<file path="design/flow/design.v">
module memory_controller( CLK_48MHZ,RESET,SDRAM_STATUS,READ_CMD, GEIG_DATA, MAG_DATA, BA_READ,COL_READ, ROW_READ, 
BA_WRITE, COL_WRITE, ROW_WRITE
,NEXT_READ,NEXT_WRITE,DATA_OUT,BA_OUT,COL_OUT,ROW_OUT,CMD_OUT);
input CLK_48MHZ,RESET,SDRAM_STATUS, READ_CMD;
input [79:0] GEIG_DATA;
input [79:0] MAG_DATA;
input [1:0] BA_READ;
input [8:0] COL_READ;
input [12:0] ROW_READ;
input [1:0] BA_WRITE;
input [8:0] COL_WRITE;
input [12:0] ROW_WRITE;
output NEXT_READ, NEXT_WRITE;
output [15:0] DATA_OUT;
output [1:0] BA_OUT;
output [8:0] COL_OUT;
output [12:0] ROW_OUT;
output [1:0] CMD_OUT;
reg [79:0] geig_prev;
reg [79:0] geig_buffer;
parameter new_geig_cmd =2'b01;
parameter num_geig_cycles = 5;
reg [79:0] mag_prev;
reg [79:0] mag_buffer;
parameter new_mag_cmd =2'b10;
parameter num_mag_cycles = 5;
reg [79:0] data_buffer;
reg read_prev;
parameter new_read_cmd = 2'b11;
reg [23:0] read_address;
reg [23:0] write_address;
reg [7:0] schedule;
reg [2:0] num_cycles;
reg [2:0] write_count;
reg busy_hold;
reg next_write;
reg next_read;
reg [1:0] ba_out;
reg [12:0] row_out;
reg [8:0] col_out;
reg [15:0] data_out;
reg [1:0] cmd_out;
assign NEXT_WRITE = next_write;
assign NEXT_READ = next_read;
assign CMD_OUT = cmd_out;
assign BA_OUT = ba_out;
assign ROW_OUT = row_out;
assign COL_OUT = col_out;
assign DATA_OUT = data_out;
always @(posedge CLK_48MHZ or negedge RESET)
begin
if (RESET==1'b0) begin
    schedule = 8'b00000000;
    busy_hold = 1'b0;
    write_count=4'b0000;
    next_write<=0;
    next_read<=0;
    cmd_out<=2'b00;
    num_cycles=0;
    ba_out<=0;
    row_out<=0;
    col_out<=0;
    data_out<=0;
    write_address=0;
    read_address=0;
    mag_prev=80'b0;
    geig_prev=80'b0;
end else begin
write_address = {BA_WRITE,COL_WRITE,ROW_WRITE};
read_address = {BA_READ,COL_READ,ROW_READ};
if ((schedule[1:0] ==2'b00) && (RESET==1'b1)) begin
    schedule=schedule>>2;
end
if ((geig_prev!=GEIG_DATA) && (RESET==1'b1)) begin
    geig_buffer[79:0] = GEIG_DATA;
    geig_prev = GEIG_DATA;
    if (schedule[1:0] == 2'b00) begin
        schedule[1:0] = new_geig_cmd;
    end else if (schedule[3:2] ==2'b00) begin
        schedule[3:2] = new_geig_cmd;
    end else if (schedule[5:4] == 2'b00) begin
        schedule[5:4] = new_geig_cmd;
    end else begin
        schedule[7:6] = new_geig_cmd;
    end
end else begin
    geig_prev= GEIG_DATA;
end
if ((mag_prev!=MAG_DATA) && (RESET==1'b1)) begin
    mag_buffer[79:0] = MAG_DATA;
    mag_prev = MAG_DATA;
    if (schedule[1:0] == 2'b00) begin
        schedule[1:0] = new_mag_cmd;
    end else if (schedule[3:2] ==2'b00) begin
        schedule[3:2] = new_mag_cmd;
    end else if (schedule[5:4] == 2'b00) begin
        schedule[5:4] = new_mag_cmd;
    end else begin
        schedule[7:6] = new_mag_cmd;
    end
end else begin
    mag_prev=MAG_DATA;
end
if ((READ_CMD ==1'b1) && (read_prev ==1'b0) && (RESET==1'b1))begin
    read_prev=READ_CMD;
    if (schedule[1:0] == 2'b00) begin
        schedule[1:0] = new_read_cmd;
    end else if (schedule[3:2] ==2'b00) begin
        schedule[3:2] = new_read_cmd;
    end else if (schedule[5:4] == 2'b00) begin
        schedule[5:4] = new_read_cmd;
    end else begin
        schedule[7:6] = new_read_cmd;
    end
end else begin
    read_prev = READ_CMD;
end
if (((schedule[1:0] == new_geig_cmd) || (schedule[1:0] == new_mag_cmd)) && (RESET==1'b1)) begin
    if ((schedule[1:0] == new_geig_cmd) && (write_count==0)) begin
        num_cycles=num_geig_cycles;
        data_buffer[79:0] = geig_buffer;
    end else if ((schedule[1:0] == new_mag_cmd) && (write_count==0)) begin
        num_cycles = num_mag_cycles;
        data_buffer[79:0]=mag_buffer;
    end
    if (write_count<num_cycles) begin
        if ((SDRAM_STATUS==1'b1) && (busy_hold==1)) begin
            cmd_out<=2'b00;
        end
        if ((busy_hold==1'b1)&&(SDRAM_STATUS==1'b0)) begin
            next_write<=1'b1;
            data_buffer = data_buffer >>16;
            busy_hold=1'b0;
            write_count=write_count+1;
        end else if ((SDRAM_STATUS==1'b0) && (busy_hold==0)) begin
            next_write<=1'b0;
            cmd_out<=2'b10;
            ba_out<=BA_WRITE;
            row_out<=ROW_WRITE;
            col_out<=COL_WRITE;
            data_out<=data_buffer[15:0];
            busy_hold=1'b1;
        end
    end else if (write_count==num_cycles) begin
        write_count=0;
        schedule=schedule>>2;
    end
end else if ((schedule[1:0]==new_read_cmd) && (RESET==1'b1)) begin
    if (read_address == write_address) begin 
        schedule=schedule>>2;
    end else begin
        if ((SDRAM_STATUS==1'b1) && (busy_hold==1)) begin
            cmd_out<=2'b00;
        end    
        if ((SDRAM_STATUS==1'b0) && (busy_hold==1)) begin
            next_read<=1'b1;
            busy_hold=0;
            schedule=schedule>>2;
        end else if ((SDRAM_STATUS==1'b0) && (busy_hold==0)) begin
            next_read<=1'b0;
            cmd_out<=2'b01;
            ba_out<=BA_READ;
            row_out<=ROW_READ;
            col_out<=COL_READ;
            busy_hold=1'b1;
        end
    end
end
end  
end
endmodule
module sdram_interface(CLK_48MHZ,RESET,TIMESTAMP,A_IN_BANK,A_IN_COL,A_IN_ROW,D_IN,CMD_IN,
SDRAM_DQ_IN,SDRAM_DQ_OUT,SDRAM_DQ_OE,
SDRAM_A0,SDRAM_A1,SDRAM_A2,SDRAM_A3,SDRAM_A4,SDRAM_A5,SDRAM_A6,SDRAM_A7,SDRAM_A8,SDRAM_A9,SDRAM_A10,SDRAM_A11,
SDRAM_A12,
SDRAM_CLK_EN,SDRAM_BA0,SDRAM_BA1,SDRAM_CKE,SDRAM_CS,SDRAM_RAS,SDRAM_CAS,SDRAM_WE,SDRAM_DQML,SDRAM_DQMU,
STATUS,DATA_READ);
parameter t_rc = 4;  
parameter t_ras = 3;  
parameter t_rcd= 1;  
parameter t_rp = 2;  
parameter t_dpl = 1;  
parameter t_rrd =1;  
parameter t_ref = 1;  
input CLK_48MHZ;
input RESET;
input [23:0] TIMESTAMP;
input [1:0] CMD_IN;  
input [1:0] A_IN_BANK;
input [8:0] A_IN_COL;
input [12:0] A_IN_ROW;
input [15:0] D_IN;
input [15:0] SDRAM_DQ_IN;
output [15:0] SDRAM_DQ_OUT;
output SDRAM_DQ_OE;
output SDRAM_A0,SDRAM_A1,SDRAM_A2,SDRAM_A3,SDRAM_A4,SDRAM_A5,SDRAM_A6,SDRAM_A7,SDRAM_A8,SDRAM_A9,SDRAM_A10,
SDRAM_A11,SDRAM_A12,
SDRAM_CLK_EN,SDRAM_BA0,SDRAM_BA1,SDRAM_CKE,SDRAM_CS,SDRAM_RAS,SDRAM_CAS,SDRAM_WE,SDRAM_DQML,SDRAM_DQMU;
output STATUS;
output [15:0] DATA_READ;
reg busy;
assign STATUS=busy;
reg [15:0] dout;  
reg weVAL;  
assign SDRAM_DQ_OUT = dout;
assign SDRAM_DQ_OE = weVAL;
reg [15:0] dread;  
assign DATA_READ[0] = dread[0];
assign DATA_READ[1] = dread[1];
assign DATA_READ[2] = dread[2];
assign DATA_READ[3] = dread[3];
assign DATA_READ[4] = dread[4];
assign DATA_READ[5] = dread[5];
assign DATA_READ[6] = dread[6];
assign DATA_READ[7] = dread[7];
assign DATA_READ[8] = dread[8];
assign DATA_READ[9] = dread[9];
assign DATA_READ[10] = dread[10];
assign DATA_READ[11] = dread[11];
assign DATA_READ[12] = dread[12];
assign DATA_READ[13] = dread[13];
assign DATA_READ[14] = dread[14];
assign DATA_READ[15] = dread[15];
reg [12:0] address;
assign SDRAM_A0 = address[0];
assign SDRAM_A1 = address[1];
assign SDRAM_A2 = address[2];
assign SDRAM_A3 = address[3];
assign SDRAM_A4 = address[4];
assign SDRAM_A5 = address[5];
assign SDRAM_A6 = address[6];
assign SDRAM_A7 = address[7];
assign SDRAM_A8 = address[8];
assign SDRAM_A9 = address[9];
assign SDRAM_A10 = address[10];
assign SDRAM_A11 = address[11];
assign SDRAM_A12 = address[12];
reg pwr_up_hold;
reg pwr_stabalize;
reg [3:0] init_counter;
reg [23:0] ts_delay;
assign SDRAM_CLK_EN = pwr_stabalize;  
reg cke;
reg cs;
reg ras;
reg cas;
reg we;
reg ba0;
reg ba1;
reg dqmu;
reg dqml;
assign SDRAM_CKE = cke;
assign SDRAM_CS =  cs;
assign SDRAM_RAS=  ras;
assign SDRAM_CAS=  cas;
assign SDRAM_WE=   we;
assign SDRAM_BA0=  ba0;
assign SDRAM_BA1=  ba1;
assign SDRAM_DQMU= dqmu;
assign SDRAM_DQML= dqml;
reg write_cycle;
reg write_exit;
reg [3:0] write_counter;
reg read_cycle;
reg [3:0] read_counter;
reg read_exit;
reg idle_cycle;
always @(negedge CLK_48MHZ or negedge RESET)
begin
if (RESET==1'b0) begin
    weVAL<=1'b0;
    pwr_up_hold=1'b1;
    busy=1'b1;
    pwr_stabalize=1'b0;
    init_counter=4'b0;
    write_cycle=1'b0;
    write_exit=1'b0;
    write_counter=4'b0;
    read_cycle=1'b0;
    read_counter=4'b0;
    read_exit=1'b0;
    idle_cycle=1'b0;
    dout<=0;
    address=0;
    dread<=0;
    ts_delay=0;
    cke<=1'b0;
    cs<=1'b0;
    ras<=1'b0;
    cas<=1'b0;
    we<=1'b0;
    ba0<=1'b0;
    ba1<=1'b0;
    dqmu<=1'b0;
    dqml<=1'b0;
end else begin
    if (busy==0) begin
        if (CMD_IN==2) begin
            write_cycle=1;
            write_exit=0;
        end else if (CMD_IN==1) begin
            read_cycle=1;
            read_exit=0;
        end else begin
            idle_cycle=1;
        end
    end
    if (write_cycle==1) begin
        if (write_counter==t_rc+t_ras+2) begin
            cke<=0;
            cs<=0;
            ras<=0;
            cas<=0;
            we<=1;
            address=13'b0;
            busy=0;
            write_cycle=0;
            write_counter=0;
            write_exit=1;
        end
        if ((write_counter>t_rc+t_ras) && (write_counter<t_rc+t_ras+2)) begin
            cke<=1;
            cs<=0;
            ras<=1;
            cas<=1;
            we<=1;
            dqml<=1;
            dqmu<=1;
            weVAL<=0;
            address=13'b0;
            write_counter=write_counter+1;
        end
        if (write_counter==t_rc+t_ras) begin
            cke<=1;
            cs<=0;
            ras<=1;
            cas<=0;
            we<=0;
            address[8:0] = A_IN_COL;
            address[10] =1;
            weVAL<=1;
            dout<=D_IN;  
            write_counter=write_counter+1;
        end
        if ((write_counter>t_rc) && (write_counter<t_rc+t_ras)) begin
            cke<=1;
            cs<=0;
            ras<=1;
            cas<=1;
            we<=1;
            address=13'b0;
            write_counter=write_counter+1;
        end
        if (write_counter==t_rc) begin
            cke<=1;
            cs<=0;
            ras<=0;
            cas<=1;
            we<=1;
            dqmu<=0;
            dqml<=0;
            ba0<=A_IN_BANK[0];
            ba1<=A_IN_BANK[1];
            address=A_IN_ROW;
            write_counter=write_counter+1;
        end
        if ((write_counter>0) && (write_counter<t_rc)) begin
            cke<=1;
            cs<=0;
            ras<=1;
            cas<=1;
            we<=1;
            address=13'b0;
            write_counter=write_counter+1;
        end
        if ((write_counter==0) && (write_exit==0)) begin
            cke<=1;
            cs<=0;
            ras<=1;
            cas<=1;
            we<=1;
            busy=1;
            write_counter=write_counter+1;
        end
    end
    if (read_cycle==1) begin
        if (read_counter==t_rc+t_ras+5) begin
            cke<=0;
            cs<=0;
            ras<=0;
            cas<=0;
            we<=1;
            address=13'b0;
            busy=0;
            read_cycle=0;
            read_counter=0;
            read_exit=1;
        end
        if (read_counter==t_rc+t_ras+4) begin
            cke<=1;
            cs<=0;
            ras<=1;
            cas<=1;
            we<=1;
            dqmu<=1;
            dqml<=1;
            address=13'b0;
            read_counter=read_counter+1;
        end
        if (read_counter==t_rc+t_ras+3) begin
            cke<=1;
            cs<=0;
            ras<=1;
            cas<=1;
            we<=1;
            dread<=SDRAM_DQ_IN;
            address=13'b0;
            read_counter=read_counter+1;
        end
        if ((read_counter>t_rc+t_ras) && (read_counter<t_rc+t_ras+3)) begin
            cke<=1;
            cs<=0;
            ras<=1;
            cas<=1;
            we<=1;
            address=13'b0;
            read_counter=read_counter+1;
        end
        if (read_counter==t_rc+t_ras) begin
            cke<=1;
            cs<=0;
            ras<=1;
            cas<=0;
            we<=1;
            address[8:0] = A_IN_COL;
            address[10] =1; 
            dread<= 16'b0;
            read_counter=read_counter+1;
        end
        if ((read_counter>t_rc) && (read_counter<t_rc+t_ras)) begin
            cke<=1;
            cs<=0;
            ras<=1;
            cas<=1;
            we<=1;
            address=13'b0;
            read_counter=read_counter+1;
        end
        if (read_counter==t_rc) begin
            cke<=1;
            cs<=0;
            ras<=0;
            cas<=1;
            we<=1;
            dqmu<=0;
            dqml<=0;
            ba0<=A_IN_BANK[0];
            ba1<=A_IN_BANK[1];
            address=A_IN_ROW;
            read_counter=read_counter+1;
        end
        if ((read_counter>0) && (read_counter<t_rc)) begin
            cke<=1;
            cs<=0;
            ras<=1;
            cas<=1;
            we<=1;
            address=13'b0;
            read_counter=read_counter+1;
        end
        if ((read_counter==0) && (read_exit==0)) begin
            cke<=1;
            cs<=0;
            ras<=1;
            cas<=1;
            we<=1;
            busy=1;
            read_counter=read_counter+1;
        end
    end
    if (pwr_up_hold==1'b1) begin
        if (TIMESTAMP < 2) begin
            cke<=1'b0;
            cs<=1'b0;
            dqml<=1'b0;
            dqmu<=1'b0;
            dout<=16'b0;
            busy=1;
        end else if ((TIMESTAMP>=2)&&(TIMESTAMP<4)) begin
            pwr_stabalize=1'b1;
            cke<=1'b1;
            dqml<=1'b1;
            dqmu<=1'b1;
        end else if (TIMESTAMP>=4) begin  
            if (init_counter==t_rp+1+t_rc+1+1) begin
                cke<=0;
                cs<=0;
                ras<=0;
                cas<=0;
                we<=1;
                address=13'b0;
                pwr_up_hold=1'b0;  
                busy=0;
            end
            if (init_counter==t_rp+1+t_rc+1) begin
                cke<=1;
                cs<=0;
                ras<=1;
                cas<=1;
                we<=1;
                address=13'b0;
                init_counter=init_counter+1;
            end
            if (init_counter==t_rp+1+t_rc) begin
                cke<=1;
                cs<=0;
                ras<=0;
                cas<=0;
                we<=0;
                ba1<=0;
                ba0<=1;
                address=13'b0001000100000;
                init_counter=init_counter+1;
            end
            if ((init_counter>t_rp+1) && (init_counter<t_rp+1+t_rc)) begin
                cke<=1;
                cs<=0;
                ras<=1;
                cas<=1;
                we<=1;
                address=13'b0;
                init_counter=init_counter+1;
            end
            if ((init_counter==t_rp+1) && (TIMESTAMP==ts_delay)) begin
                cke<=1;
                cs<=0;
                ras<=1;
                cas<=1;
                we<=1;
                init_counter=init_counter+1;
            end
            if ((init_counter==t_rp+1) && (TIMESTAMP!=ts_delay)) begin
                cke<=0;
                cs<=0;
                ras<=1;
                cas<=1;
                we<=1;
                address=13'b0;
            end
            if (init_counter==t_rp) begin
                cke<=0;
                cs<=0;
                ras<=0;
                cas<=0;
                we<=1;
                address=13'b0;
                init_counter=init_counter+1;
                ts_delay=TIMESTAMP+1;
            end
            if ((init_counter>0) && (init_counter<t_rp)) begin
                cke<=1;
                cs<=0;
                ras<=1;
                cas<=1;
                we<=1;
                address=13'b0;
                init_counter=init_counter+1;
            end
            if (init_counter==0) begin
                cke<=1;
                cs<=0;
                ras<=0;
                cas<=1;
                we<=0;
                address[10]=1;
                init_counter=init_counter+1;
            end
        end
    end
end  
end
endmodule
module read_buffer( CLK_48MHZ,RESET,NEXT_BYTE,DATA_READ,ROW_WRITE,READ_CMD,BYTE_OUT);
input CLK_48MHZ, RESET, NEXT_BYTE;
input [15:0] DATA_READ;
input [12:0] ROW_WRITE;
output READ_CMD;
output [7:0] BYTE_OUT;
reg read_cmd;
reg [1:0] init_stage;
reg [8:0] init_wait;
reg [7:0] byte_out;
reg [1:0] position;
reg next_byte_prev;
reg [15:0] buffer_a;
reg [15:0] buffer_b;
assign BYTE_OUT = byte_out;
assign READ_CMD = read_cmd;
always @(posedge CLK_48MHZ or negedge RESET) begin
    if (RESET==1'b0) begin
        read_cmd<=1'b0;
        position<= 2'b00;
        byte_out<=8'b0;
        next_byte_prev<=1'b0;
        init_stage=1;
        init_wait=0;
        buffer_a<=0;
        buffer_b<=0;
    end else begin
        next_byte_prev<=NEXT_BYTE;
        if ((NEXT_BYTE==1'b1) && (next_byte_prev==1'b0) && (init_stage==0)) begin
            if (position==2'b00) begin
                byte_out<=buffer_a[7:0];
                position<=position+1;
            end else if (position==2'b01) begin
                byte_out<=buffer_a[15:8];
                position<=position+1;
            end else if (position==2'b10) begin
                byte_out<=buffer_b[7:0];
                position<=position+1;
            end else begin
                byte_out<=buffer_b[15:8];
                position<=2'b00;
            end
        end
        if ((init_stage==1) && (ROW_WRITE>=13'b0000000000011)) begin
            read_cmd<=1'b1;
            init_stage=2;
        end
        if (init_stage==2) begin
            if (init_wait<300) begin
                buffer_a<=DATA_READ;
                init_wait=init_wait+1;
            end else if ((init_wait>=300) && (init_wait<400)) begin
                read_cmd<=1'b0;
                init_wait=init_wait+1;
            end else if (init_wait>=400) begin
                read_cmd<=1'b1;
                init_wait=0;
                init_stage=0;
            end 
        end
        if ((position==2'b00) && (init_stage==0)) begin
            read_cmd<=1'b1;
        end
        if ((position==2'b01) && (init_stage==0)) begin
            read_cmd<=1'b0;
            buffer_b<=DATA_READ;
        end
        if ((position==2'b10) && (init_stage==0)) begin
            read_cmd<=1'b1;
        end
        if ((position==2'b11) && (init_stage==0)) begin
            buffer_a<=DATA_READ;
            read_cmd<=1'b0;
        end
    end
end
endmodule
module write_address_traversal( CLK,RESET,NEXT, BA_WRITE_OUT, ROW_WRITE_OUT,COL_WRITE_OUT );
input CLK, NEXT, RESET;
output [1:0] BA_WRITE_OUT;
output [8:0] COL_WRITE_OUT;
output [12:0] ROW_WRITE_OUT;
reg [23:0] current_count;
reg next_prev;  
assign BA_WRITE_OUT = current_count[23:22];
assign COL_WRITE_OUT = current_count[21:13];
assign ROW_WRITE_OUT = current_count[12:0];
always @(negedge CLK or negedge RESET)
begin
if (RESET==1'b0) begin
    current_count=24'b0;
    next_prev=1'b0;
end else begin
    if (NEXT && !next_prev) begin
    if (current_count == 24'b111111111111111111111111) begin
        current_count = 24'b0;
    end else begin
        current_count = current_count+1;
    end
end
    next_prev = NEXT;
end
end
endmodule
module read_address_traversal( CLK,NEXT,RESET, BA_READ_OUT, ROW_READ_OUT,COL_READ_OUT );
input CLK,NEXT,RESET;
output [1:0] BA_READ_OUT;
output [8:0] COL_READ_OUT;
output [12:0] ROW_READ_OUT;
reg [23:0] current_count;
reg next_prev;  
assign BA_READ_OUT = current_count[23:22];
assign COL_READ_OUT = current_count[21:13];
assign ROW_READ_OUT = current_count[12:0];
always @(negedge CLK or negedge RESET)
begin
if (RESET==1'b0) begin
    current_count=24'b0;
    next_prev=1'b0;
end else begin
    if (NEXT && !next_prev) begin
    if (current_count == 24'b111111111111111111111111) begin
        current_count = 24'b0;
    end else begin
        current_count = current_count+1;
    end
    end
    next_prev = NEXT;
    end
end
endmodule
module sdram_logger (
    input         clk,           
    input         rst_n,         
    input  [23:0] timestamp,     
    input  [79:0] geig_data,     
    input  [79:0] mag_data,      
    input         next_byte,     
    input  [15:0] sdram_dq_in,   
    output [15:0] sdram_dq_out,  
    output        sdram_dq_oe,   
    output [12:0] sdram_a,
    output [1:0]  sdram_ba,
    output        sdram_clk_en,
    output        sdram_cke,
    output        sdram_cs,
    output        sdram_ras,
    output        sdram_cas,
    output        sdram_we,
    output        sdram_dqml,
    output        sdram_dqmu,
    output [7:0]  byte_out       
);
wire        sdram_status;
wire [15:0] data_read;
wire        next_read, next_write, read_cmd;
wire [15:0] mc_data_out;
wire [1:0]  mc_ba_out, mc_cmd_out;
wire [8:0]  mc_col_out;
wire [12:0] mc_row_out;
wire [1:0]  ba_read, ba_write;
wire [8:0]  col_read, col_write;
wire [12:0] row_read, row_write;
memory_controller memory_controller_0(
    .CLK_48MHZ    ( clk ),
    .RESET        ( rst_n ),
    .SDRAM_STATUS ( sdram_status ),
    .READ_CMD     ( read_cmd ),
    .GEIG_DATA    ( geig_data ),
    .MAG_DATA     ( mag_data ),
    .BA_READ      ( ba_read ),
    .COL_READ     ( col_read ),
    .ROW_READ     ( row_read ),
    .BA_WRITE     ( ba_write ),
    .COL_WRITE    ( col_write ),
    .ROW_WRITE    ( row_write ),
    .NEXT_READ    ( next_read ),
    .NEXT_WRITE   ( next_write ),
    .DATA_OUT     ( mc_data_out ),
    .BA_OUT       ( mc_ba_out ),
    .COL_OUT      ( mc_col_out ),
    .ROW_OUT      ( mc_row_out ),
    .CMD_OUT      ( mc_cmd_out )
);
read_address_traversal read_address_traversal_0(
    .CLK          ( clk ),
    .NEXT         ( next_read ),
    .RESET        ( rst_n ),
    .BA_READ_OUT  ( ba_read ),
    .ROW_READ_OUT ( row_read ),
    .COL_READ_OUT ( col_read )
);
write_address_traversal write_address_traversal_0(
    .CLK           ( clk ),
    .RESET         ( rst_n ),
    .NEXT          ( next_write ),
    .BA_WRITE_OUT  ( ba_write ),
    .ROW_WRITE_OUT ( row_write ),
    .COL_WRITE_OUT ( col_write )
);
read_buffer read_buffer_0(
    .CLK_48MHZ ( clk ),
    .RESET     ( rst_n ),
    .NEXT_BYTE ( next_byte ),
    .DATA_READ ( data_read ),
    .ROW_WRITE ( row_write ),
    .READ_CMD  ( read_cmd ),
    .BYTE_OUT  ( byte_out )
);
sdram_interface sdram_interface_0(
    .CLK_48MHZ    ( clk ),
    .RESET        ( rst_n ),
    .TIMESTAMP    ( timestamp ),
    .A_IN_BANK    ( mc_ba_out ),
    .A_IN_COL     ( mc_col_out ),
    .A_IN_ROW     ( mc_row_out ),
    .D_IN         ( mc_data_out ),
    .CMD_IN       ( mc_cmd_out ),
    .SDRAM_DQ_IN  ( sdram_dq_in ),
    .SDRAM_DQ_OUT ( sdram_dq_out ),
    .SDRAM_DQ_OE  ( sdram_dq_oe ),
    .SDRAM_A0  ( sdram_a[0] ),  .SDRAM_A1  ( sdram_a[1] ),  .SDRAM_A2  ( sdram_a[2] ),
    .SDRAM_A3  ( sdram_a[3] ),  .SDRAM_A4  ( sdram_a[4] ),  .SDRAM_A5  ( sdram_a[5] ),
    .SDRAM_A6  ( sdram_a[6] ),  .SDRAM_A7  ( sdram_a[7] ),  .SDRAM_A8  ( sdram_a[8] ),
    .SDRAM_A9  ( sdram_a[9] ),  .SDRAM_A10 ( sdram_a[10] ), .SDRAM_A11 ( sdram_a[11] ),
    .SDRAM_A12 ( sdram_a[12] ),
    .SDRAM_CLK_EN ( sdram_clk_en ),
    .SDRAM_BA0    ( sdram_ba[0] ),
    .SDRAM_BA1    ( sdram_ba[1] ),
    .SDRAM_CKE    ( sdram_cke ),
    .SDRAM_CS     ( sdram_cs ),
    .SDRAM_RAS    ( sdram_ras ),
    .SDRAM_CAS    ( sdram_cas ),
    .SDRAM_WE     ( sdram_we ),
    .SDRAM_DQML   ( sdram_dqml ),
    .SDRAM_DQMU   ( sdram_dqmu ),
    .STATUS       ( sdram_status ),
    .DATA_READ    ( data_read )
);
endmodule
</file>
<file path="design/flow/config.mk">
export PLATFORM = sky130hd
export DESIGN_NAME = sdram_logger
export DESIGN_NICKNAME = sdram_logger
export VERILOG_FILES = /design/flow/design.v
export SDC_FILE = /design/flow/constraint.sdc
export NUM_CORES = 4
export LEC_CHECK = 0
export CAP_MARGIN = 5
export CORE_ASPECT_RATIO = 0.7
export CORE_MARGIN = 7
export CORE_UTILIZATION = 36
export CTS_CLUSTER_DIAMETER = 204
export CTS_CLUSTER_SIZE = 19
export GPL_ROUTABILITY_DRIVEN = 1
export MIN_ROUTING_LAYER = met1
export PLACE_DENSITY_LB_ADDON = 0.13
export SETUP_SLACK_MARGIN = 0.18
export SLEW_MARGIN = 20
</file>
<file path="design/flow/run.sh">
#!/bin/bash
# the make line also repeats each setting of config.mk as NAME=value (left out here)
make -C /OpenROAD-flow-scripts/flow DESIGN_CONFIG=/design/flow/config.mk WORK_HOME=/design/flow/orfs CLKGATE_MAP_FILE= finish
</file>
<file path="design/flow/constraint.sdc">
create_clock -name core_clock -period 15.1 [get_ports {clk}]
set_input_delay 3.0200 -clock core_clock [delete_from_list [all_inputs] [get_ports {clk}]]
set_output_delay 3.0200 -clock core_clock [all_outputs]
set_load 0.01 [all_outputs]
</file>
==> impl_metrics.json, run 1 <==
{
  "status": "finished clean",
  "grt_max_degree": 149,
  "crit_type": "in2reg",
  "tightest_slew_ps": 1180,
  "route.top_layer_used": "met5",
  "finClkSkew_ps": 66.1,
  "maxCapViolations": 0,
  "h-tree-depth": 2,
  "r2r_setup_slack_ps": 4110,
  "hold_path_end": "sdram_interface_0.pwr_stabalize",
  "internal_power_mw": 2.72,
  "netSwitchingFraction_pct": 26.0,
  "seq_power_share_pct": 55.2,
  "clock_sinks": 662,
  "rsz0062_at_grt": "no",
  "comb_power_share_pct": 13.3,
  "warnings": 58,
  "firstDrtPassIters": 6,
  "vias_per_cell": 5.46,
  "cts.clk_slew.worst_paths_ps": 60,
  "pg_comb_uw": 491,
  "crit_family": "simple AND/OR/NAND/NOR gates",
  "ys_sh_adder_pct": 1.68,
  "rr_startpoint": "write_address_traversal_0.current_count[0]",
  "avgSynthCellArea_um2": 10.8,
  "arrival_ps": 6940,
  "p_total_mw": 3.68,
  "routed-wl-met2_um": 42900,
  "synth_cell_type_count": 98,
  "crit_buf_inv": 1,
  "cts_root_buffer": "clkbuf_16",
  "endpoint_kind": "flop",
  "totalWireLength_um": 106000,
  "synthTopCellsByArea": "edfxtp_1 22%, dfrtp_1 20%, dfrtn_1 11%",
  "max_stage_delay_ps": 810,
  "ys.flops": 662,
  "common_cells": "288 x o21ai_0, 272 x dfrtp_1, 268 x nand2_1",
  "startpoint_type": "primary input",
  "async_flop_share_pct": 63.6,
  "die_w_um": 378,
  "grt_use_total_pct": 20.2,
  "placed_area_mm2": 0.0370,
  "hold_buffers": 0,
  "yosysCellCount": 3105,
  "reg2regPathDepth": 8,
  "synthAoiAreaFrac_pct": 15.2,
  "yosysWarnings": 5,
  "rows": 93,
  "grt_overflow": 0,
  "top_level_ports": 251,
  "layout.nets": 3489,
  "clkLatencyLatePin_ps": 640,
  "drcViolationCount": 0,
  "cts_setup_buffers": 0,
  "maxSlewHeadroom_pct": 20.8,
  "setup_violations": 0,
  "whs_ps": 425,
  "hold_violations": 0,
  "fp_nets": 3353,
  "seqCellArea_mm2": 0.0178,
  "post-place-cells": 4433,
  "p_leak_nw": 15.4,
  "synth_cells": 3105,
  "cp_max_fo": 14,
  "met3_length_um": 6610,
  "dp_slack_ps": 503,
  "dp_hpwl_um": 78400,
  "hold_class": "reg2reg",
  "fillCellCount": 8710,
  "largest_area_cell": "edfxtp_1",
  "pwr.group.clock_mw": 1.16,
  "ir_drop_mv": 0.0645,
  "logic_family": "AND-OR/OR-AND gates",
  "p_sw_uw": 959,
  "cp-endpoint": "sdram_interface_0.ras",
  "wl_per_cell_um": 23.6,
  "worstReg2RegEnd": "read_buffer_0.buffer_a[14]",
  "drtAntennaViolNets": 0,
  "crit_path_start": "timestamp[8]",
  "synth_chip_area_mm2": 0.0335,
  "wl_met1_um": 55700,
  "hold_depth": 1,
  "area_growth_pct": 14.2,
  "worstHoldStart": "sdram_interface_0.pwr_stabalize",
  "design.core.area_mm2": 0.0920,
  "mux_area_share_pct": 7.21,
  "edf_count": 241,
  "slew_violations": 0,
  "power_density_mw_per_mm2": 96.4,
  "fin_area_mm2": 0.0382,
  "ys_seq_share_pct": 53.1,
  "cp.depth": 11,
  "netlist_area_mm2": 0.0335,
  "required_ps": 7980,
  "place_congestion": 0.860,
  "ff_type": "dfrtp_1",
  "path_cells": "clkdlybuf4s50_1, xor2_1, nor4_1, nand4_1, or4_1, o221ai_1, ha_1, o211ai_1, a31o_2, and2_1, a211o_1",
  "cts_buffer_depth": 3,
  "finalCoreUtilization_pct": 41.5,
  "worst_slack_ps": 1040,
  "setup_tns_ps": 0,
  "synth-simple-area-share_pct": 11.3,
  "power.group.top": "sequential cells",
  "yosys.cell_count.top_type": "o21ai_0",
  "drt_iter0_drc": 2581,
  "p_clk_share_pct": 31.5,
  "xor_share_pct": 7.58,
  "grt_pass1_vias": 23700,
  "initial_core_util_pct": 36.4,
  "post_cts_resized": 0,
  "cts_tree": "done",
  "pg_seq_mw": 2.03,
  "instances_no_fill": 4512,
  "port_buffers": 250,
  "slowest_stage": "or4_1",
  "grt_pass1_wl_um": 159000,
  "cts_buffers": 40,
  "top_cell_area_share_pct": 21.6,
  "die_area_mm2": 0.102,
  "antenna_found_initial": 7,
  "final-comb-area_mm2": 0.0144,
  "die_h_um": 269,
  "vias": 24600
}
==> area by class of cell <==
cell class              instances  share of cell area [%]
clock inverters                 5                  0.0786
multi-input cells            2123                    37.8
clock buffers                  71                    2.98
flip-flops and latches        662                    46.5
inverters                     128                    1.26
well taps                    1235                    4.04
repair buffers                284                    7.30
diodes                          4                  0.0262
==> layer usage <==
metal / GRT usage [%] / vias to the layer above
li1: - / 11400
met1: 33.9 / 12400
met2: 27.5 / 739
met3: 2.87 / 76
met4: 2.65 / 4
met5: 0 / -
==> inputs of run 2 (changes only) <==
- CAP_MARGIN: 5 -> 15
- CELL_PAD_IN_SITES_DETAIL_PLACEMENT: not set -> 2
- CELL_PAD_IN_SITES_GLOBAL_PLACEMENT: not set -> 2
- CORE_ASPECT_RATIO: 0.7 -> 1.94
- CORE_MARGIN: 7 -> 2
- CORE_UTILIZATION: 36 -> 20
- CTS_CLUSTER_DIAMETER: 204 -> not set
- CTS_CLUSTER_SIZE: 19 -> 14
- GPL_ROUTABILITY_DRIVEN: 1 -> not set
- MIN_ROUTING_LAYER: met1 -> not set
- PLACE_DENSITY_LB_ADDON: 0.13 -> 0.05
- SETUP_SLACK_MARGIN: 0.18 -> 3.38
- TNS_END_PERCENT: not set -> 100
- clock period: 15.1 -> 11.9 ns (I/O delays scaled with it)
==> impl_metrics.json, run 2 <==
{
  "vias_per_cell": 4.54,
  "logic_family": "AND-OR/OR-AND gates",
  "pwr.group.clock_mw": 2.58,
  "edf_count": 241,
  "power_density_mw_per_mm2": 135,
  "ys_sh_adder_pct": 1.68,
  "worst_slack_ps": 1140,
  "hold_depth": 1,
  "rsz0062_at_grt": "yes",
  "dp_slack_ps": 19.9,
  "drt_iter0_drc": 1191,
  "netlist_area_mm2": 0.0335,
  "cts_buffers": 77,
  "grt_pass1_wl_um": 225000,
  "yosys.cell_count.top_type": "o21ai_0",
  "synth_chip_area_mm2": 0.0335,
  "totalWireLength_um": 157000,
  "p_sw_mw": 1.57,
  "firstDrtPassIters": 5,
  "fp_nets": 3353,
  "layout.nets": 3667,
  "ff_type": "dfrtp_1",
  "hold_class": "reg2reg",
  "cts_root_buffer": "clkbuf_16",
  "ys_seq_share_pct": 53.1,
  "warnings": 55,
  "hold_buffers": 0,
  "die_area_mm2": 0.171,
  "largest_area_cell": "edfxtp_1",
  "yosysCellCount": 3105,
  "top_level_ports": 251,
  "place_congestion": 0.787,
  "seq_power_share_pct": 44.2,
  "die_w_um": 298,
  "maxCapViolations": 0,
  "synthTopCellsByArea": "edfxtp_1 22%, dfrtp_1 20%, dfrtn_1 11%",
  "ys.flops": 662,
  "ir_drop_mv": 0.104,
  "initial_core_util_pct": 20.1,
  "crit_path_start": "timestamp[23]",
  "clkLatencyLatePin_ps": 690,
  "path_cells": "buf_2, xor2_1, nor4_4, buf_4, nand4_1, or4_4, buf_6, buf_6, o221ai_4, ha_4, o211ai_1, a31o_2, and2_4, a211o_1",
  "cp-endpoint": "sdram_interface_0.ras",
  "internal_power_mw": 4.28,
  "maxSlewHeadroom_pct": 22.4,
  "setup_violations": 0,
  "mux_area_share_pct": 7.21,
  "drcViolationCount": 0,
  "dp_hpwl_um": 118000,
  "p_leak_nw": 17.3,
  "cp.depth": 14,
  "synthAoiAreaFrac_pct": 15.2,
  "vias": 25900,
  "pg_comb_uw": 683,
  "arrival_ps": 5280,
  "worstHoldStart": "sdram_interface_0.pwr_stabalize",
  "synth_cell_type_count": 98,
  "pg_seq_mw": 2.59,
  "cts_tree": "done",
  "hold_violations": 0,
  "synth_cells": 3105,
  "design.core.area_mm2": 0.167,
  "startpoint_type": "primary input",
  "xor_share_pct": 7.58,
  "grt_overflow": 0,
  "hold_path_end": "sdram_interface_0.pwr_stabalize",
  "whs_ps": 460,
  "grt_pass1_vias": 29300,
  "yosysWarnings": 5,
  "rows": 209,
  "rr_startpoint": "memory_controller_0.cmd_out[1]",
  "endpoint_kind": "flop",
  "r2r_setup_slack_ps": 3030,
  "cp_max_fo": 4,
  "area_growth_pct": 29.9,
  "clock_sinks": 662,
  "comb_power_share_pct": 11.7,
  "critPathMostFrequentCell": "buf_6",
  "netSwitchingFraction_pct": 26.8,
  "tightest_slew_ps": 1160,
  "required_ps": 6420,
  "crit_family": "simple AND/OR/NAND/NOR gates",
  "crit_buf_inv": 4,
  "p_clk_share_pct": 44.1,
  "drtAntennaViolNets": 0,
  "top_cell_area_share_pct": 21.6,
  "status": "finished clean",
  "fin_area_mm2": 0.0435,
  "cts.clk_slew.worst_paths_ps": 50,
  "common_cells": "288 x o21ai_0, 272 x dfrtp_1, 268 x nand2_1",
  "synth-simple-area-share_pct": 11.3,
  "fillCellCount": 18100,
  "p_total_mw": 5.85,
  "finClkSkew_ps": 74.6,
  "max_stage_delay_ps": 510,
  "placed_area_mm2": 0.0389,
  "avgSynthCellArea_um2": 10.8,
  "wl_per_cell_um": 27.6,
  "async_flop_share_pct": 63.6,
  "power.group.top": "sequential cells",
  "h-tree-depth": 3,
  "die_h_um": 574,
  "slowest_stage": "or4_4",
  "crit_type": "in2reg",
  "port_buffers": 250,
  "cts_buffer_depth": 3,
  "grt_use_total_pct": 18.3,
  "grt_max_degree": 81,
  "slew_violations": 0,
  "reg2regPathDepth": 8,
  "worstReg2RegEnd": "sdram_interface_0.address[0]",
  "antenna_found_initial": 8
}
==> run 2: final cells by class <==
type	count	area (um2)	area share [%]
Clock buffer	113	2380	5.48
Clock inverter	33	314	0.723
Inverter	128	482	1.11
Tap cell	2215	2770	6.38
Sequential cell	662	17800	40.9
Antenna cell	3	7.51	0.0173
Multi-Input combinational cell	2130	15500	35.8
Timing Repair Buffer	418	4190	9.64
==> run 2: layer usage <==
layer	vias up	track usage, %	wire [um]
met3	168	1.88	3430
met2	421	38.3	93400
met1	13500	17.7	53600
met5	-	0	10
li1	11800	-	-
met4	2	6.97	6800
==> run 2: metrics by stage <==
step           setup TNS [ps]  std cells  util (%)
5_1_grt                     0       5700      26.1
2_1_floorplan               0       3105         -
3_3_place_gp            -68.6       5456      23.3
4_1_cts                     0       5665      25.6
6_report                    0       5702      26.1
3_5_place_dp                0       5456      23.3
==> run 2: what timing repair did <==
item,CTS,global route
gates cloned,11,3
gates resized,357,152
endpoints found under the setup margin,350,181
pin swaps,30,46
setup buffers,53,31
==> inputs of run 3 (changes only) <==
- ABC_AREA: not set -> 1
- CAP_MARGIN: 15 -> 20
- CELL_PAD_IN_SITES_DETAIL_PLACEMENT: 2 -> not set
- CELL_PAD_IN_SITES_GLOBAL_PLACEMENT: 2 -> not set
- CORE_ASPECT_RATIO: 1.94 -> not set
- CORE_UTILIZATION: 20 -> 69
- CTS_CLUSTER_SIZE: 14 -> 95
- PLACE_DENSITY_LB_ADDON: 0.05 -> not set
- SETUP_SLACK_MARGIN: 3.38 -> not set
- TNS_END_PERCENT: 100 -> not set
- clock period: 11.9 -> 14.3 ns (I/O delays scaled with it)
==> impl_metrics.json, run 3 <==
{
  "status": "finished clean",
  "clkLatencyLatePin_ps": 650,
  "port_buffers": 250,
  "grt_max_degree": 107,
  "arrival_ps": 6400,
  "synth_cell_type_count": 73,
  "pg_seq_mw": 2.14,
  "grt_use_total_pct": 39.9,
  "drtAntennaViolNets": 0,
  "dp_hpwl_um": 69400,
  "top_cell_area_share_pct": 21.8,
  "r2r_setup_slack_ps": 4010,
  "max_stage_delay_ps": 740,
  "crit_family": "simple AND/OR/NAND/NOR gates",
  "netlist_area_mm2": 0.0331,
  "p_leak_nw": 16.6,
  "cts_buffers": 68,
  "rr_startpoint": "memory_controller_0.next_read",
  "totalWireLength_um": 98600,
  "power.group.top": "sequential cells",
  "grt_pass1_vias": 28100,
  "reg2regPathDepth": 13,
  "firstDrtPassIters": 6,
  "path_cells": "clkdlybuf4s50_1, xnor2_1, nand4_1, or2_2, nor2_1, nand3_1, nand2_1, nand2_1, inv_1, nand3_1, inv_1, nor2_1, ha_1, nand2_1, inv_1, nor2_1, inv_1, a21oi_1, o21ai_0, nand3_1, nand2_1",
  "ys.flops": 662,
  "ys_sh_adder_pct": 1.70,
  "crit_type": "in2reg",
  "maxCapViolations": 0,
  "setup_violations": 0,
  "ff_type": "dfrtp_1",
  "required_ps": 7600,
  "top_level_ports": 251,
  "async_flop_share_pct": 63.6,
  "netSwitchingFraction_pct": 25.5,
  "cp.depth": 21,
  "internal_power_mw": 3.37,
  "design.core.area_mm2": 0.0475,
  "initial_core_util_pct": 69.7,
  "drt_iter0_drc": 3352,
  "cp_max_fo": 7,
  "fp_nets": 3994,
  "cts.clk_slew.worst_paths_ps": 50,
  "seq_power_share_pct": 47.4,
  "synth_chip_area_mm2": 0.0331,
  "cts_root_buffer": "clkbuf_16",
  "hold_buffers": 0,
  "common_cells": "1,019 x nand2_1, 323 x inv_1, 283 x o21ai_0",
  "p_clk_share_pct": 40.4,
  "place_congestion": 0.999,
  "finClkSkew_ps": 75.0,
  "comb_power_share_pct": 12.3,
  "synthAoiAreaFrac_pct": 11.2,
  "avgSynthCellArea_um2": 8.84,
  "synth_cells": 3746,
  "pg_comb_uw": 555,
  "largest_area_cell": "edfxtp_1",
  "post-place-cells": 4471,
  "edf_count": 241,
  "crit_path_start": "timestamp[1]",
  "slew_violations": 0,
  "use_met3_pct": 7.88,
  "worstReg2RegEnd": "read_address_traversal_0.current_count[22]",
  "die_area_mm2": 0.0498,
  "hold_class": "reg2reg",
  "grt_pass1_wl_um": 153000,
  "die_h_um": 223,
  "warnings": 55,
  "maxSlewHeadroom_pct": 24.3,
  "h-tree-depth": 3,
  "cts_tree": "done",
  "xor_share_pct": 4.97,
  "rsz0062_at_grt": "no",
  "yosys.cell_count.top_type": "nand2_1",
  "tightest_slew_ps": 1140,
  "ir_drop_mv": 0.0960,
  "met2_usage_pct": 65.4,
  "cp-endpoint": "sdram_interface_0.cke",
  "hold_violations": 0,
  "mux_area_share_pct": 0.495,
  "clock_sinks": 662,
  "p_sw_mw": 1.15,
  "hold_path_end": "sdram_interface_0.ts_delay[14]",
  "pwr.group.clock_mw": 1.82,
  "rows": 80,
  "crit_buf_inv": 5,
  "post_cts_resized": 0,
  "synth-simple-area-share_pct": 21.8,
  "setup_tns_ps": 0,
  "top_usage_layer": "met2",
  "slowest_stage": "clkdlybuf4s50_1",
  "endpoint_kind": "flop",
  "worstHoldStart": "sdram_interface_0.ts_delay[14]",
  "yosysWarnings": 5,
  "antenna_found_initial": 2,
  "grtUsageMet1_pct": 47.0,
  "hold_depth": 2,
  "startpoint_type": "primary input",
  "ys_seq_share_pct": 53.7,
  "die_w_um": 223,
  "yosysCellCount": 3746,
  "instances_no_fill": 4598,
  "drcViolationCount": 0,
  "wl_per_cell_um": 21.4,
  "layout.nets": 4175,
  "vias_per_cell": 6.16,
  "area_growth_pct": 15.5,
  "cts_buffer_depth": 3,
  "power_density_mw_per_mm2": 118,
  "synthTopCellsByArea": "edfxtp_1 22%, dfrtp_1 21%, nand2_1 12%",
  "cts_setup_buffers": 0,
  "logic_family": "simple AND/OR/NAND/NOR gates",
  "vias": 28300,
  "grt_overflow": 0
}
[run 3: layout make-up]
cell class / count / area (um2)
Antenna cell: 1 / 2.50
Clock buffer: 99 / 2010
Clock inverter: 28 / 285
Fill cell: 2914 / 9290
Inverter: 345 / 1300
Multi-Input combinational cell: 2568 / 13400
Sequential cell: 662 / 17800
Tap cell: 615 / 769
Timing Repair Buffer: 280 / 2760
[run 3: through the flow]
step	hold WS (ps)	instance area [um2]	total power [mW]	util (%)	setup slack (ps)
2_1_floorplan	398	33100	2.47	-	1820
3_3_place_gp	448	36000	2.68	75.6	813
3_5_place_dp	444	36000	2.71	75.6	602
4_1_cts	451	38200	4.51	80.4	1210
5_1_grt	478	38300	4.65	80.5	885
6_report	456	38300	4.52	80.5	1190
[run 3: layer usage]
| layer | vias to the layer above | routed length, um |
|---|---|---|
| met2 | 1627 | 47400 |
| li1 | 12800 | - |
| met3 | 407 | 8370 |
| met5 | - | 13 |
| met1 | 13500 | 34600 |
| met4 | 2 | 8170 |
==> inputs of run 4 (changes only) <==
- ABC_AREA: 1 -> 0
- CAP_MARGIN: 20 -> 10
- CELL_PAD_IN_SITES_DETAIL_PLACEMENT: not set -> 2
- CELL_PAD_IN_SITES_GLOBAL_PLACEMENT: not set -> 1
- CORE_UTILIZATION: 69 -> 58
- CTS_CLUSTER_DIAMETER: not set -> 79
- CTS_CLUSTER_SIZE: 95 -> not set
- GPL_ROUTABILITY_DRIVEN: not set -> 1
- MAX_ROUTING_LAYER: not set -> met4
- clock period: 14.3 -> 23.3 ns (I/O delays scaled with it)
==> impl_metrics.json, run 4 <==
{
  "initial_core_util_pct": 58.3,
  "status": "stopped before the end",
  "yosysWarnings": 5,
  "logic_family": "AND-OR/OR-AND gates",
  "die_h_um": 244,
  "port_buffers": 250,
  "yosys.cell_count.top_type": "o21ai_0",
  "mux_area_share_pct": 7.21,
  "ys_seq_share_pct": 53.1,
  "async_flop_share_pct": 63.6,
  "netlist_area_mm2": 0.0335,
  "die_w_um": 244,
  "synthTopCellsByArea": "edfxtp_1 22%, dfrtp_1 20%, dfrtn_1 11%",
  "synth_chip_area_mm2": 0.0335,
  "ff_type": "dfrtp_1",
  "stop_error": "[ERROR DPL-0033] detailed placement checks failed during check placement.",
  "edf_count": 241,
  "yosysCellCount": 3105,
  "largest_area_cell": "edfxtp_1",
  "synth-simple-area-share_pct": 11.3,
  "top_level_ports": 251,
  "design.core.area_mm2": 0.0574,
  "avgSynthCellArea_um2": 10.8,
  "top_cell_area_share_pct": 21.6,
  "xor_share_pct": 7.58,
  "stop_stage": "3_5_place_dp",
  "synth_cells": 3105,
  "fp_nets": 3353,
  "die_area_mm2": 0.0596,
  "ys_sh_adder_pct": 1.68,
  "synthAoiAreaFrac_pct": 15.2,
  "synth_cell_type_count": 98,
  "common_cells": "288 x o21ai_0, 272 x dfrtp_1, 268 x nand2_1",
  "rows": 88,
  "place_congestion": 0.920,
  "ys.flops": 662
}
[run 4: through the flow]
stage | hold WS [ps] | total power, mW | area [um2] | setup slack, ps
3_3_place_gp | 416 | 1.64 | 36400 | 3180
2_1_floorplan | 419 | 1.51 | 33500 | 4050
==> inputs of run 5 (changes only) <==
- ABC_AREA: 0 -> not set
- CAP_MARGIN: 10 -> 20
- CELL_PAD_IN_SITES_DETAIL_PLACEMENT: 2 -> not set
- CELL_PAD_IN_SITES_GLOBAL_PLACEMENT: 1 -> not set
- CORE_UTILIZATION: 58 -> 66
- CTS_CLUSTER_DIAMETER: 79 -> 37
- GPL_ROUTABILITY_DRIVEN: 1 -> not set
- MAX_ROUTING_LAYER: met4 -> not set
- SETUP_SLACK_MARGIN: not set -> 4.1
- clock period: 23.3 -> 14.0 ns (I/O delays scaled with it)
==> impl_metrics.json, run 5 <==
{
  "placed_area_mm2": 0.0366,
  "cts.clk_slew.worst_paths_ps": 40,
  "use_met3_pct": 9.00,
  "hold_depth": 2,
  "die_w_um": 229,
  "synth_chip_area_mm2": 0.0335,
  "worst_slack_ps": 1960,
  "grt_use_total_pct": 39.1,
  "crit_type": "in2reg",
  "slew_violations": 0,
  "internal_power_mw": 4.00,
  "h-tree-depth": 3,
  "totalWireLength_um": 104000,
  "drtAntennaViolNets": 0,
  "design.core.area_mm2": 0.0501,
  "path_cells": "buf_12, xor2_1, nor4_1, nand4_1, or4_4, mux2i_4, ha_4, o211a_1, a211o_1, a32o_1, a31o_2",
  "netlist_area_mm2": 0.0335,
  "slowest_stage": "or4_4",
  "fin_area_mm2": 0.0413,
  "ys_sh_adder_pct": 1.68,
  "largest_area_cell": "edfxtp_1",
  "seq_power_share_pct": 40.7,
  "cp.depth": 11,
  "post-place-cells": 3873,
  "synthTopCellsByArea": "edfxtp_1 22%, dfrtp_1 20%, dfrtn_1 11%",
  "xor_share_pct": 7.58,
  "grt_overflow": 0,
  "hold_violations": 0,
  "clock_sinks": 662,
  "common_cells": "288 x o21ai_0, 272 x dfrtp_1, 268 x nand2_1",
  "synth-simple-area-share_pct": 11.3,
  "rows": 82,
  "warnings": 58,
  "clkLatencyLatePin_ps": 670,
  "grt_pass1_vias": 26900,
  "die_h_um": 229,
  "setup_violations": 0,
  "grt_pass1_wl_um": 158000,
  "cp-endpoint": "sdram_interface_0.cke",
  "finClkSkew_ps": 82.1,
  "vias": 27100,
  "comb_power_share_pct": 10.0,
  "fillCellCount": 2738,
  "required_ps": 7440,
  "arrival_ps": 5470,
  "port_buffers": 250,
  "top_level_ports": 251,
  "cts_root_buffer": "clkbuf_16",
  "wl_per_cell_um": 25.0,
  "grtUsageMet1_pct": 51.3,
  "edf_count": 241,
  "top_usage_layer": "met2",
  "maxSlewHeadroom_pct": 25.3,
  "rsz0062_at_grt": "yes",
  "synth_cell_type_count": 98,
  "final-comb-area_mm2": 0.0150,
  "cts_buffers": 103,
  "cts_buffer_depth": 3,
  "area_growth_pct": 23.4,
  "die_area_mm2": 0.0525,
  "yosysCellCount": 3105,
  "rr_startpoint": "write_address_traversal_0.current_count[0]",
  "drt_iter0_drc": 3081,
  "firstDrtPassIters": 6,
  "dp_hpwl_um": 67700,
  "worstReg2RegEnd": "read_buffer_0.buffer_a[0]",
  "initial_core_util_pct": 66.8,
  "place_congestion": 0.931,
  "status": "finished clean",
  "antenna_found_initial": 23,
  "synth_cells": 3105,
  "ff_type": "dfrtp_1",
  "ir_drop_mv": 0.0934,
  "hold_class": "reg2reg",
  "grt_max_degree": 103,
  "synthAoiAreaFrac_pct": 15.2,
  "setup_tns_ps": 0,
  "maxCapViolations": 0,
  "crit_path_start": "timestamp[2]",
  "async_flop_share_pct": 63.6,
  "dp_slack_ps": 590,
  "netSwitchingFraction_pct": 26.1,
  "vias_per_cell": 6.52,
  "tightest_slew_ps": 1120,
  "r2r_setup_slack_ps": 4200,
  "logic_family": "AND-OR/OR-AND gates",
  "endpoint_kind": "flop",
  "seqCellArea_mm2": 0.0178,
  "cp_max_fo": 6,
  "yosys.cell_count.top_type": "o21ai_0",
  "avgSynthCellArea_um2": 10.8,
  "crit_family": "simple AND/OR/NAND/NOR gates",
  "p_leak_nw": 17.3,
  "hold_path_end": "sdram_interface_0.dread[11]",
  "reg2regPathDepth": 9,
  "power_density_mw_per_mm2": 131,
  "ys_seq_share_pct": 53.1,
  "mux_area_share_pct": 7.21,
  "met2_usage_pct": 61.4,
  "p_sw_mw": 1.41,
  "yosysWarnings": 5,
  "fp_nets": 3353,
  "crit_buf_inv": 1,
  "ys.flops": 662,
  "top_cell_area_share_pct": 21.6,
  "max_stage_delay_ps": 600,
  "power.group.top": "clock",
  "startpoint_type": "primary input",
  "drcViolationCount": 0,
  "layout.nets": 3630,
  "pg_seq_mw": 2.20,
  "pwr.group.clock_mw": 2.67,
  "pg_comb_uw": 540,
  "p_clk_share_pct": 49.3,
  "instances_no_fill": 4160,
  "cts_tree": "done",
  "worstHoldStart": "sdram_interface_0.dread[11]"
}
==> run 5: routing by layer <==
metal | up-vias | share of wire, %
li1 | 11800 | -
met1 | 13400 | 38
met2 | 1643 | 47
met3 | 320 | 10
met4 | 16 | 5.5
met5 | - | 0.11
==> run 5: cell type report <==
| cell class | count | area share, % |
|---|---|---|
| antenna | 15 | 0.0909 |
| clock buffer | 116 | 6.72 |
| clock inverter | 82 | 2.17 |
| inverter | 128 | 1.17 |
| multi-input combinational | 2124 | 36.2 |
| sequential | 662 | 43.1 |
| tap | 672 | 2.04 |
| timing repair buffer | 361 | 8.54 |
==> run 5: repair_timing <==
action                     in CTS  in global routing
gates resized                 377                 43
pin swaps                      38                 25
gates cloned                    4                  3
setup endpoints to repair     238                202
buffers inserted               43                 24
hold buffers                    0                  0
==> run 5: through the flow <==
step           util [%]  total power, mW  hold slack, ps
6_report           82.5             5.41             460
5_1_grt            82.4             5.54             478
4_1_cts            81.5             5.39             434
3_5_place_dp       73.1             2.74             433
3_3_place_gp       73.1             2.71             415
2_1_floorplan         -             2.51             419
==> inputs of run 6 (changes only) <==
- ABC_AREA: not set -> 0
- CAP_MARGIN: 20 -> 10
- CELL_PAD_IN_SITES_DETAIL_PLACEMENT: not set -> 0
- CELL_PAD_IN_SITES_GLOBAL_PLACEMENT: not set -> 0
- CORE_ASPECT_RATIO: not set -> 0.92
- CTS_CLUSTER_DIAMETER: 37 -> not set
- CTS_CLUSTER_SIZE: not set -> 87
- GPL_ROUTABILITY_DRIVEN: not set -> 0
- HOLD_SLACK_MARGIN: not set -> 0.28
- MAX_ROUTING_LAYER: not set -> met5
- SETUP_SLACK_MARGIN: 4.1 -> not set
- clock period: 14.0 -> 5.9 ns (I/O delays scaled with it)
==> impl_metrics.json, run 6 <==
{
  "status": "failed layout checks",
  "failed_checks": "setup timing",
  "antenna_found_initial": 4,
  "mux_area_share_pct": 7.21,
  "cp.depth": 13,
  "drt_iter0_drc": 3497,
  "cts_buffers": 69,
  "firstDrtPassIters": 8,
  "top_cell_area_share_pct": 21.6,
  "maxCapViolations": 0,
  "xor_share_pct": 7.58,
  "async_flop_share_pct": 63.6,
  "worstHoldStart": "sdram_interface_0.pwr_stabalize",
  "die_h_um": 220,
  "die_area_mm2": 0.0525,
  "instances_no_fill": 4279,
  "max_stage_delay_ps": 610,
  "grt_pass1_wl_um": 149000,
  "area_growth_pct": 24.2,
  "grt_overflow": 0,
  "vias": 27300,
  "setup_violations": 41,
  "hold_depth": 1,
  "endpoint_kind": "flop",
  "top_level_ports": 251,
  "hold_violations": 0,
  "port_buffers": 250,
  "wl_per_cell_um": 23.0,
  "grt_pass1_vias": 25900,
  "design.core.area_mm2": 0.0503,
  "pwr.group.clock_mw": 4.36,
  "synth_cell_type_count": 98,
  "startpoint_type": "primary input",
  "hold_class": "reg2reg",
  "synthAoiAreaFrac_pct": 15.2,
  "grt_max_degree": 95,
  "yosysWarnings": 5,
  "netSwitchingFraction_pct": 24.3,
  "cts.clk_slew.worst_paths_ps": 50,
  "power.group.top": "sequential cells",
  "seq_power_share_pct": 47.8,
  "cts_buffer_depth": 3,
  "ys_sh_adder_pct": 1.68,
  "p_leak_nw": 17.6,
  "ys.flops": 662,
  "vias_per_cell": 6.37,
  "worstReg2RegEnd": "sdram_interface_0.read_counter[0]",
  "warnings": 57,
  "synth_chip_area_mm2": 0.0335,
  "crit_path_start": "timestamp[14]",
  "netlist_area_mm2": 0.0335,
  "cts_root_buffer": "clkbuf_16",
  "path_cells": "buf_6, xor2_1, nor4_2, buf_4, nand4_1, or4_4, o221ai_4, ha_4, buf_6, o211ai_1, a31o_2, o2111a_1, a211o_1",
  "synth-simple-area-share_pct": 11.3,
  "worst_slack_ps": -673,
  "finClkSkew_ps": 66.7,
  "r2r_setup_slack_ps": 50,
  "cp_max_fo": 4,
  "rsz0062_at_grt": "yes",
  "hold_path_end": "sdram_interface_0.pwr_stabalize",
  "p_total_mw": 10.9,
  "reg2regPathDepth": 30,
  "yosysCellCount": 3105,
  "finalCoreUtilization_pct": 82.7,
  "rr_startpoint": "sdram_interface_0.read_counter[1]",
  "cp-endpoint": "sdram_interface_0.ras",
  "crit_family": "AND-OR/OR-AND gates",
  "cts_tree": "done",
  "layout.nets": 3817,
  "initial_core_util_pct": 66.5,
  "power_density_mw_per_mm2": 262,
  "ys_seq_share_pct": 53.1,
  "required_ps": 3380,
  "maxSlewHeadroom_pct": 22.9,
  "setup_tns_ps": -14590,
  "synth_cells": 3105,
  "tightest_slew_ps": 1160,
  "pg_seq_mw": 5.21,
  "post-place-cells": 4101,
  "dp_hpwl_um": 69800,
  "fp_nets": 3353,
  "slew_violations": 0,
  "logic_family": "AND-OR/OR-AND gates",
  "ff_type": "dfrtp_1",
  "totalWireLength_um": 98400,
  "drtAntennaViolNets": 0,
  "slowest_stage": "or4_4",
  "grt_use_total_pct": 37.2,
  "critPathMostFrequentCell": "buf_6",
  "die_w_um": 239,
  "edf_count": 241,
  "h-tree-depth": 3,
  "rows": 79,
  "drcViolationCount": 0,
  "p_sw_mw": 2.65,
  "pg_comb_mw": 1.34,
  "largest_area_cell": "edfxtp_1",
  "comb_power_share_pct": 12.3,
  "clkLatencyLatePin_ps": 640,
  "clock_sinks": 662,
  "avgSynthCellArea_um2": 10.8,
  "ir_drop_mv": 0.271,
  "crit_type": "in2reg",
  "synthTopCellsByArea": "edfxtp_1 22%, dfrtp_1 20%, dfrtn_1 11%",
  "p_clk_share_pct": 40.0,
  "crit_buf_inv": 3,
  "whs_ps": 425,
  "arrival_ps": 4060,
  "yosys.cell_count.top_type": "o21ai_0",
  "common_cells": "288 x o21ai_0, 272 x dfrtp_1, 268 x nand2_1",
  "internal_power_mw": 8.26
}
-- run 6: final cells by class --
type,instances,area [um2]
clock inverters,31,269
flip-flops and latches,662,17800
inverters,128,484
clock buffers,99,1980
multi-input cells,2124,14900
fillers,2852,8730
diodes,5,12.5
repair buffers,582,5320
well taps,648,811
-- run 6: timing repair --
item / CTS / global route
gates cloned: 4 / 0
endpoints found under the setup margin: 64 / 49
gates resized: 137 / 55
pin swaps: 32 / 36
hold buffers: 0 / 0
buffers inserted: 23 / 20
-- run 6: metal layers --
| layer | up-vias | wire [um] | track usage, % |
|---|---|---|---|
| li1 | 12100 | - | - |
| met1 | 13400 | 40600 | 54.4 |
| met2 | 1500 | 44400 | 56.7 |
| met3 | 244 | 10300 | 7.57 |
| met4 | 0 | 3080 | 10.6 |
| met5 | - | 0 | 0 |
-- run 6: metrics by stage --
| step | instance area (um2) | worst slack, ps |
|---|---|---|
| after global routing | 41600 | -735 |
| after detailed placement | 38400 | -1660 |
| after floorplan | 33600 | -950 |
| after CTS | 41200 | -698 |
| after global placement | 38400 | -1670 |
| final | 41600 | -673 |
==> inputs of run 7 (changes only) <==
- ABC_AREA: 0 -> not set
- CAP_MARGIN: 10 -> 15
- CELL_PAD_IN_SITES_GLOBAL_PLACEMENT: 0 -> 1
- CORE_ASPECT_RATIO: 0.92 -> 1.51
- CORE_MARGIN: 2 -> 9
- CORE_UTILIZATION: 66 -> 40
- CTS_CLUSTER_SIZE: 87 -> 17
- GPL_TIMING_DRIVEN: not set -> 0
- HOLD_SLACK_MARGIN: 0.28 -> not set
- MAX_ROUTING_LAYER: met5 -> met4
- MIN_ROUTING_LAYER: not set -> met2
- PLACE_DENSITY_LB_ADDON: not set -> 0.28
- TNS_END_PERCENT: not set -> 50
- clock period: 5.9 -> 12.9 ns (I/O delays scaled with it)
==> impl_metrics.json, run 7 <==
{
  "crit_buf_inv": 3,
  "mux_area_share_pct": 7.21,
  "grtUsageMet1_pct": 0,
  "grt_use_total_pct": 37.2,
  "totalWireLength_um": 115000,
  "common_cells": "288 x o21ai_0, 272 x dfrtp_1, 268 x nand2_1",
  "netSwitchingFraction_pct": 26.6,
  "drtAntennaViolNets": 0,
  "dp_hpwl_um": 85000,
  "crit_family": "simple AND/OR/NAND/NOR gates",
  "required_ps": 6910,
  "worstReg2RegEnd": "read_buffer_0.buffer_a[12]",
  "largest_area_cell": "edfxtp_1",
  "vias_per_cell": 7.61,
  "hold_violations": 0,
  "area_growth_pct": 19.4,
  "clkLatencyLatePin_ps": 670,
  "synth-simple-area-share_pct": 11.3,
  "cp_max_fo": 10,
  "hold_path_end": "sdram_interface_0.pwr_stabalize",
  "layout.nets": 3682,
  "grt_pass1_wl_um": 168000,
  "yosysCellCount": 3105,
  "maxCapViolations": 0,
  "ff_type": "dfrtp_1",
  "ys.flops": 662,
  "port_buffers": 248,
  "cp.depth": 13,
  "cp-endpoint": "sdram_interface_0.ras",
  "met2_usage_pct": 45.3,
  "drcViolationCount": 0,
  "slowest_stage": "nor4_2",
  "slew_violations": 0,
  "top_cell_area_share_pct": 21.6,
  "use_met3_pct": 42.5,
  "warnings": 52,
  "cts_buffer_depth": 3,
  "cts_setup_buffers": 0,
  "synthTopCellsByArea": "edfxtp_1 22%, dfrtp_1 20%, dfrtn_1 11%",
  "cts.clk_slew.worst_paths_ps": 50,
  "power.group.top": "sequential cells",
  "wl_per_cell_um": 25.0,
  "grt_pass1_vias": 38400,
  "status": "finished clean",
  "path_cells": "clkdlybuf4s50_1, xor2_1, nor4_2, nand4_1, or4_1, clkbuf_1, buf_2, o221ai_1, ha_1, o211ai_1, a31o_2, and2_1, a211o_1",
  "edf_count": 241,
  "grt_overflow": 0,
  "p_clk_share_pct": 41.6,
  "initial_core_util_pct": 40.6,
  "finClkSkew_ps": 69.5,
  "ir_drop_mv": 0.122,
  "die_h_um": 373,
  "instances_no_fill": 4610,
  "pg_comb_uw": 613,
  "synth_chip_area_mm2": 0.0335,
  "placed_area_mm2": 0.0375,
  "die_area_mm2": 0.0946,
  "design.core.area_mm2": 0.0825,
  "cts_root_buffer": "clkbuf_16",
  "whs_ps": 409,
  "seq_power_share_pct": 46.4,
  "rows": 129,
  "top_usage_layer": "met2",
  "async_flop_share_pct": 63.6,
  "pwr.group.clock_mw": 2.13,
  "fillCellCount": 7625,
  "r2r_setup_slack_ps": 2720,
  "ys_sh_adder_pct": 1.68,
  "p_leak_nw": 16.3,
  "pg_seq_mw": 2.38,
  "finalCoreUtilization_pct": 48.4,
  "reg2regPathDepth": 9,
  "netlist_area_mm2": 0.0335,
  "setup_violations": 0,
  "synth_cells": 3105,
  "yosys.cell_count.top_type": "o21ai_0",
  "h-tree-depth": 3,
  "power_density_mw_per_mm2": 128,
  "cts_tree": "done",
  "rsz0062_at_grt": "no",
  "startpoint_type": "primary input",
  "hold_class": "reg2reg",
  "hold_depth": 1,
  "firstDrtPassIters": 11,
  "p_sw_mw": 1.37,
  "internal_power_mw": 3.76,
  "vias": 35100,
  "worstHoldStart": "sdram_interface_0.pwr_stabalize",
  "comb_power_share_pct": 12.0,
  "crit_path_start": "timestamp[15]",
  "fp_nets": 3353,
  "avgSynthCellArea_um2": 10.8,
  "drt_iter0_drc": 7417,
  "synth_cell_type_count": 98,
  "endpoint_kind": "flop",
  "cts_buffers": 70,
  "p_total_mw": 5.13,
  "logic_family": "AND-OR/OR-AND gates",
  "tightest_slew_ps": 1130,
  "fin_area_mm2": 0.0400,
  "antenna_found_initial": 0,
  "rr_startpoint": "write_address_traversal_0.current_count[0]",
  "arrival_ps": 6640,
  "maxSlewHeadroom_pct": 23.8,
  "crit_type": "in2reg",
  "post-place-cells": 4473,
  "xor_share_pct": 7.58,
  "yosysWarnings": 5,
  "ys_seq_share_pct": 53.1,
  "clock_sinks": 662,
  "grt_max_degree": 99,
  "die_w_um": 253,
  "synthAoiAreaFrac_pct": 15.2,
  "max_stage_delay_ps": 580,
  "top_level_ports": 251
}
-- run 7: timing repair --
item,CTS,global route
setup endpoints to repair,0,5
endpoints found under the hold margin,0,0
hold buffers,0,0
gates resized,0,1
-- run 7: metrics by stage --
stage | setup TNS (ps) | setup WS [ps]
after floorplan | 0 | 933
after global placement | - | -24620
after detailed placement | -1370 | -347
after CTS | 0 | 275
after global routing | 0 | 42.9
final | 0 | 274
-- run 7: area by class of cell --
class                      instances  area, um2  share of cell area (%)
buffer                           191        827                    2.07
antenna                            5       12.5                  0.0313
timing repair buffer             256       2680                    6.71
sequential                       662      17800                    44.5
multi-input combinational       2123      14400                    36.1
inverter                         128        483                    1.21
tap                             1113       1390                    3.49
clock inverter                    32        362                   0.905
clock buffer                     100       2000                    5.00
-- run 7: routing by layer --
layer	vias to the layer above	part of all wire [%]	routed length (um)
met1	12300	0	0
li1	11700	-	-
met3	1055	37	42200
met2	10100	52	59600
met5	-	0	0
met4	0	12	13600
Power figures rest on the tool's default switching activity, not on a simulated workload.
